## CONV
module CONV(
	input			clk,               
	input			reset,             
	output reg		busy,	            
	input			ready,	            
	output reg[11:0]	iaddr,            
	input signed[19:0]	idata,            
	output reg 	     cwr,              
	output reg[11:0] 	caddr_wr,         
	output reg[19:0] 	cdata_wr,         
	output reg	 crd,               
	output reg[11:0]	caddr_rd,         
	input	[19:0]		cdata_rd,         
	output reg[2:0] 	csel              
);
parameter signed bias = 40'h0013100000;    
parameter signed K0_0 = 20'h0A89E;         
parameter signed K0_1 = 20'h092D5;         
parameter signed K0_2 = 20'h06D43;         
parameter signed K0_3 = 20'h01004;         
parameter signed K0_4 = 20'hF8F71;         
parameter signed K0_5 = 20'hF6E54;         
parameter signed K0_6 = 20'hFA6D7;         
parameter signed K0_7 = 20'hFC834;         
parameter signed K0_8 = 20'hFAC19;         
parameter IDLE       = 3'd0;    
parameter READ_CONV  = 3'd1;    
parameter WRITE_L0   = 3'd2;    
parameter DELAY1     = 3'd3;    
parameter READ_L0    = 3'd4;    
parameter WRITE_L1   = 3'd5;    
parameter DELAY2     = 3'd6;    
parameter FINISH     = 3'd7;    
reg [5:0] x, y, L1_x, L1_y;             
reg [3:0] counter_kdata, counter_kaddr;   
reg [2:0] counter_layer1;	            
reg [2:0] current_state, next_state;    
reg signed [19:0] Kernel;               
reg signed [39:0] conv_sum;             
reg signed [19:0] idata_tmp;            
wire signed [39:0] data_conv;
wire signed [19:0] conv_result;
assign data_conv = Kernel * idata_tmp;              
assign conv_result[19:0] = conv_sum[35:16] + conv_sum[15];   
always@(*) begin
	case(counter_kdata)
		4'd1: Kernel = K0_0;
  ...
Settings: LEC_CHECK=0, CAP_MARGIN=5, CORE_ASPECT_RATIO=0.72, CORE_MARGIN=2, CORE_UTILIZATION=72, CTS_CLUSTER_SIZE=37, HOLD_SLACK_MARGIN=0.3, SLEW_MARGIN=20; clock period 6.6 ns.
run.sh (not shown) runs the stock make flow with config.mk's settings and CLKGATE_MAP_FILE=.
The baseline reached the layout checks and failed them: setup timing.
Next try:
CORE_ASPECT_RATIO = unset   (was 0.72)
CORE_UTILIZATION = 70   (was 72)
HOLD_SLACK_MARGIN = unset   (was 0.3)
The new run produced a layout that fails on setup timing.
Cell area fell slightly.
Clock-buffer cell count is unchanged.
Die area rose by a few percent.
Via count fell by a few percent.
Next try:
CAP_MARGIN = 20   (was 5)
CORE_UTILIZATION = 65   (was 70)
CTS_CLUSTER_SIZE = unset   (was 37)
clock period = 5.58 ns   (was 6.6 ns; I/O delays follow)
The new run finished but failed the layout checks on setup timing; power is higher by about a fifth; non-clock buffer count rose by 45; core utilization drops by 4.8 points; global-route usage fell by 3.6 points; final area went up by a few percent; critical path depth came out higher by 1.
Next try:
clock period = 5.45 ns   (was 5.58 ns; I/O delays follow)
=> The changed run reached the layout checks and failed them: setup timing; final area goes up slightly; die size is unchanged; hold slack degrades by 6.8 ps; count of clock-buffer cells in the layout does not change; fmax goes down slightly; wire length goes up by roughly a tenth; critical path depth goes down by 1; total power goes up by a little under a tenth.


## build 94
The RTL this note starts from:
==> flow/design.v <==
module CONV(
	input			clk,               
	input			reset,             
	output reg		busy,	            
	input			ready,	            
	output reg[11:0]	iaddr,            
	input signed[19:0]	idata,            
	output reg 	     cwr,              
	output reg[11:0] 	caddr_wr,         
	output reg[19:0] 	cdata_wr,         
	output reg	 crd,               
	output reg[11:0]	caddr_rd,         
	input	[19:0]		cdata_rd,         
	output reg[2:0] 	csel              
);
parameter signed bias = 40'h0013100000;    
parameter signed K0_0 = 20'h0A89E;         
parameter signed K0_1 = 20'h092D5;         
parameter signed K0_2 = 20'h06D43;         
parameter signed K0_3 = 20'h01004;         
parameter signed K0_4 = 20'hF8F71;         
parameter signed K0_5 = 20'hF6E54;         
parameter signed K0_6 = 20'hFA6D7;         
parameter signed K0_7 = 20'hFC834;         
parameter signed K0_8 = 20'hFAC19;         
parameter IDLE       = 3'd0;    
parameter READ_CONV  = 3'd1;    
parameter WRITE_L0   = 3'd2;    
parameter DELAY1     = 3'd3;    
parameter READ_L0    = 3'd4;    
parameter WRITE_L1   = 3'd5;    
parameter DELAY2     = 3'd6;    
parameter FINISH     = 3'd7;    
reg [5:0] x, y, L1_x, L1_y;             
reg [3:0] counter_kdata, counter_kaddr;   
reg [2:0] counter_layer1;	            
reg [2:0] current_state, next_state;    
reg signed [19:0] Kernel;               
reg signed [39:0] conv_sum;             
reg signed [19:0] idata_tmp;            
wire signed [39:0] data_conv;
wire signed [19:0] conv_result;
assign data_conv = Kernel * idata_tmp;              
assign conv_result[19:0] = conv_sum[35:16] + conv_sum[15];   
always@(*) begin
	case(counter_kdata)
		4'd1: Kernel = K0_0;
		4'd2: Kernel = K0_1;
		4'd3: Kernel = K0_2;
		4'd4: Kernel = K0_3;
		4'd5: Kernel = K0_4;
		4'd6: Kernel = K0_5;
		4'd7: Kernel = K0_6;
		4'd8: Kernel = K0_7;
		4'd9: Kernel = K0_8;
		default: Kernel = 0;
	endcase
end
always@(posedge clk or posedge reset) begin
	if(reset) 
		current_state <= IDLE;
	else 
		current_state <= next_state;
end
always @(*) begin
	case (current_state)
		IDLE:       next_state = (ready) ? READ_CONV : IDLE;
		READ_CONV:  next_state = (counter_kdata == 4'd10) ? WRITE_L0 : READ_CONV;  
		WRITE_L0:   next_state = DELAY1;
		DELAY1:     next_state = (x == 6'd0 && y == 6'd0) ? READ_L0 : READ_CONV;
		READ_L0:    next_state = (counter_layer1 == 3'd4) ? WRITE_L1 : READ_L0;
		WRITE_L1:   next_state = DELAY2;
		DELAY2:     next_state = (L1_x == 6'd0 && L1_y == 6'd0) ? FINISH : READ_L0;
		FINISH:     next_state = FINISH;
		default:    next_state = IDLE;
	endcase
end
always@(posedge clk or posedge reset) begin
	if(reset) begin 
		iaddr <= 12'd0;
	end else if(current_state == READ_CONV) begin 
		case(counter_kaddr)
			4'd0: iaddr <= (y-1)*64 + x-1;
			4'd1: iaddr <= (y-1)*64 + x;
			4'd2: iaddr <= (y-1)*64 + x+1;
			4'd3: iaddr <= y*64 + x-1;
			4'd4: iaddr <= y*64 + x;		 
			4'd5: iaddr <= y*64 + x+1;		
			4'd6: iaddr <= (y+1)*64 + x-1;
			4'd7: iaddr <= (y+1)*64 + x;
			4'd8: iaddr <= (y+1)*64 + x+1;
			default: iaddr <= iaddr;
		endcase
	end
end
always@(posedge clk or posedge reset) begin
	if(reset) 
		counter_kaddr <= 4'd0;
	else if(current_state == READ_CONV) 
		counter_kaddr <= counter_kaddr + 4'd1;
	else 
		counter_kaddr <= counter_kaddr;
end
always@(posedge clk or posedge reset) begin
	if(reset) 
		idata_tmp <= 0;
	else if(current_state == READ_CONV) begin
		case(counter_kdata)
			4'd0: idata_tmp <= (x == 0 || y == 0) ? 20'd0 : idata;
			4'd1: idata_tmp <= (y == 0) ? 20'd0 : idata;
			4'd2: idata_tmp <= (x == 63 || y == 0) ? 20'd0 : idata;
			4'd3: idata_tmp <= (x == 0) ? 20'd0 : idata;
			4'd4: idata_tmp <= idata;
			4'd5: idata_tmp <= (x == 63) ? 20'd0 : idata;
			4'd6: idata_tmp <= (x == 0 || y == 63) ? 20'd0 : idata;
			4'd7: idata_tmp <= (y == 63) ? 20'd0 : idata;
			4'd8: idata_tmp <= (x == 63 || y == 63) ? 20'd0 : idata;
			default: idata_tmp <= idata_tmp;
		endcase
	end 
end
always@(posedge clk or posedge reset) begin
	if(reset) 
		conv_sum <= 40'd0;
	else if(current_state == READ_CONV) begin
		if(counter_kdata == 0) 
			conv_sum <= 40'd0;
		else if(counter_kdata == 10)     
			conv_sum <= conv_sum + bias;
		else  
			conv_sum <= conv_sum + data_conv;  
	end
end
always@(posedge clk or posedge reset) begin
	if(reset) 
		busy <= 0;
	else if(ready) 
		busy <= 1; 
	else if(current_state == FINISH) 
		busy <= 0;
end
always@(posedge clk or posedge reset) begin
	if(reset) 
		cwr <= 1'd0;
	else if(current_state == WRITE_L0 || current_state == WRITE_L1)
		cwr <= 1'd1;
	else 
		cwr <= 1'd0;
end
always@(posedge clk or posedge reset) begin
	if(reset) 
		crd <= 1'd0;
	else if(current_state == READ_L0) 
		crd <= 1'd1;
	else 
		crd <= 1'd0;
end
always@(posedge clk or posedge reset) begin
	if(reset) 
		csel <= 3'b000;
	else if(current_state == WRITE_L0) 
		csel <= 3'b001;
	else if(current_state == WRITE_L1) 
		csel <= 3'b011;
	else if(current_state == READ_L0) 
		csel <= 3'b001;
	else 
		csel <= csel;
end
always@(posedge clk or posedge reset) begin
	if(reset) 
		caddr_rd <= 12'd0;
	else if(current_state == READ_L0) begin
		case(counter_layer1)
			3'd0: caddr_rd <= L1_y*64 + L1_x;
			3'd1: caddr_rd <= L1_y*64 + L1_x+1;
			3'd2: caddr_rd <= (L1_y+1)*64 + L1_x;
			3'd3: caddr_rd <= (L1_y+1)*64 + L1_x+1;
		endcase 
	end
end
always@(posedge clk or posedge reset) begin
	if(reset) 
		caddr_wr <= 0;
	else if(current_state == WRITE_L0)  
		caddr_wr <= y * 64 + x; 
	else if(current_state == WRITE_L1)  
		caddr_wr <= (L1_y/2) * 32 + (L1_x/2);  
end
reg signed [19:0] current_max;
always@(posedge clk or posedge reset) begin
	if(reset) begin
		cdata_wr <= 20'd0;
		current_max <= 20'd0; 
	end else begin
		case(current_state)
			WRITE_L0:  
				cdata_wr <= (conv_sum[39]) ? 20'd0 : conv_result;
			READ_L0: begin				
				if(counter_layer1 == 3'd1) begin	 
					current_max <= cdata_rd; 		 
				end else begin
					current_max <= (cdata_rd > current_max) ? cdata_rd : current_max;
				end
			end
			WRITE_L1: begin
				cdata_wr <= current_max;
				current_max <= 20'h00000;  
			end
			default: begin
			end
		endcase
	end
end
always@(posedge clk or posedge reset) begin
	if(reset) begin
		x <= 6'd0; 
		y <= 6'd0;
	end else if(current_state == WRITE_L0) begin
		if(x == 6'd63) begin  
			x <= 6'd0;
			y <= y + 6'd1;
		end else begin
			x <= x + 6'd1;
		end
	end
end
always@(posedge clk or posedge reset) begin
	if(reset) begin
		L1_x <= 6'd0; 
		L1_y <= 6'd0;
	end else if(current_state == WRITE_L1) begin
		if(L1_x == 6'd62) begin
			L1_x <= 0;
			L1_y <= L1_y + 2;
		end else begin
			L1_x <= L1_x + 2;
		end
	end
end
always@(posedge clk or posedge reset) begin
	if(reset) 
		counter_kdata <= 4'd0;
	else 
		counter_kdata <= counter_kaddr;
end
always@(posedge clk or posedge reset) begin
	if(reset) 
		counter_layer1 <= 0;
	else if(current_state == READ_L0) 
		counter_layer1 <= counter_layer1 + 3'd1;
	else 
		counter_layer1 <= 0;
end
endmodule
Settings: LEC_CHECK=0, CAP_MARGIN=20, CORE_MARGIN=2, CORE_UTILIZATION=35, CTS_CLUSTER_DIAMETER=140, CTS_CLUSTER_SIZE=28, SLEW_MARGIN=20; clock period 8.0 ns.
Build 94 completed end to end with timing, DRC and antenna clean.
[inputs] build 5 vs build 94
- clearing CTS_CLUSTER_SIZE, which used to be 28
- clearing CTS_CLUSTER_DIAMETER, which used to be 140
- swapping 35 for 65 in CORE_UTILIZATION
- swapping 8.0 for 6.6 in the clock period (ns, I/O delays scaled along)
==> results <==
- The layout from build 5, despite a flow that completed every stage, fails the layout checks, with the failing checks listed as setup timing.
- On total leakage power, the higher figure sits with build 5, not build 94.
- Compared with build 94, in build 5 via count of the first global-routing pass picked up an extra 14%; combinational share of cell area lost 1.6 points; number of antenna cells inserted picked up an extra 1; routed wirelength normalized by instance count picked up an extra about 18%.
- For build 94, the launching element of the worst setup path was counter_kdata[2]$_DFF_PP0_, unlike build 5, where it was counter_kdata[0]$_DFF_PP0_.
diff inputs: build 5 => build 23
- a change of CORE_UTILIZATION from 65 to 30
- a change of the clock period (ns, I/O delays scaled along) from 6.6 to 8.79
Notes after the runs:
The final reports for build 23 and build 5 show final design instance area without fill lower in the former. Build 23 ended up with conv_sum[31]$_DFFE_PP0P_ as its last element of the critical path; build 5 ended up with conv_sum[36]$_DFFE_PP0P_. Build 23 vs build 5, critical path startpoint: counter_kdata[1]$_DFF_PP0_ vs counter_kdata[0]$_DFF_PP0_. Synthesized cell count of build 23 is on par with build 5. Changes observed in build 23 relative to build 5: starting density of the core decreased 35 points, worst voltage drop across the vdd grid decreased 12%, data required time at the worst endpoint increased 2230 ps, number of vias per cell decreased 19%. Comparing build 5 and build 23, the higher share of the clock period used by the worst path was measured on build 5. Build 23 ended with every stage complete and zero timing, DRC or antenna violations. From the logs: build 5 reached the end of the flow and failed the layout checks with setup timing. On build 23: peak per-stage delay on the critical path is 100 ps lower than what build 5 gave.
## Diff of input files: build 12 against build 23
- an added SETUP_SLACK_MARGIN of 1.66
- a change of CORE_UTILIZATION from 30 to 70
- a change of the clock period (ns, I/O delays scaled along) from 8.79 to 5.58
==> comparison <==
The flow for build 12 finished, though final verification flagged setup timing. Delta(portion of the layout cell area used by clock cells, build 12 - build 23) < 0. Diff build 23 -> build 12: fraction of power consumed by combinational cells saw an increase; worst hold slack ~0 delta; maximum clock frequency now smaller; count of placed standard cells in the final layout, fillers left out moved down. Per the comparison of build 12 with build 23, headroom to the max-slew limit fell 1.9 points; overall power of the completed layout higher; worst path setup slack after routing -3440 ps.
Power and IR drop assume default switching activity.
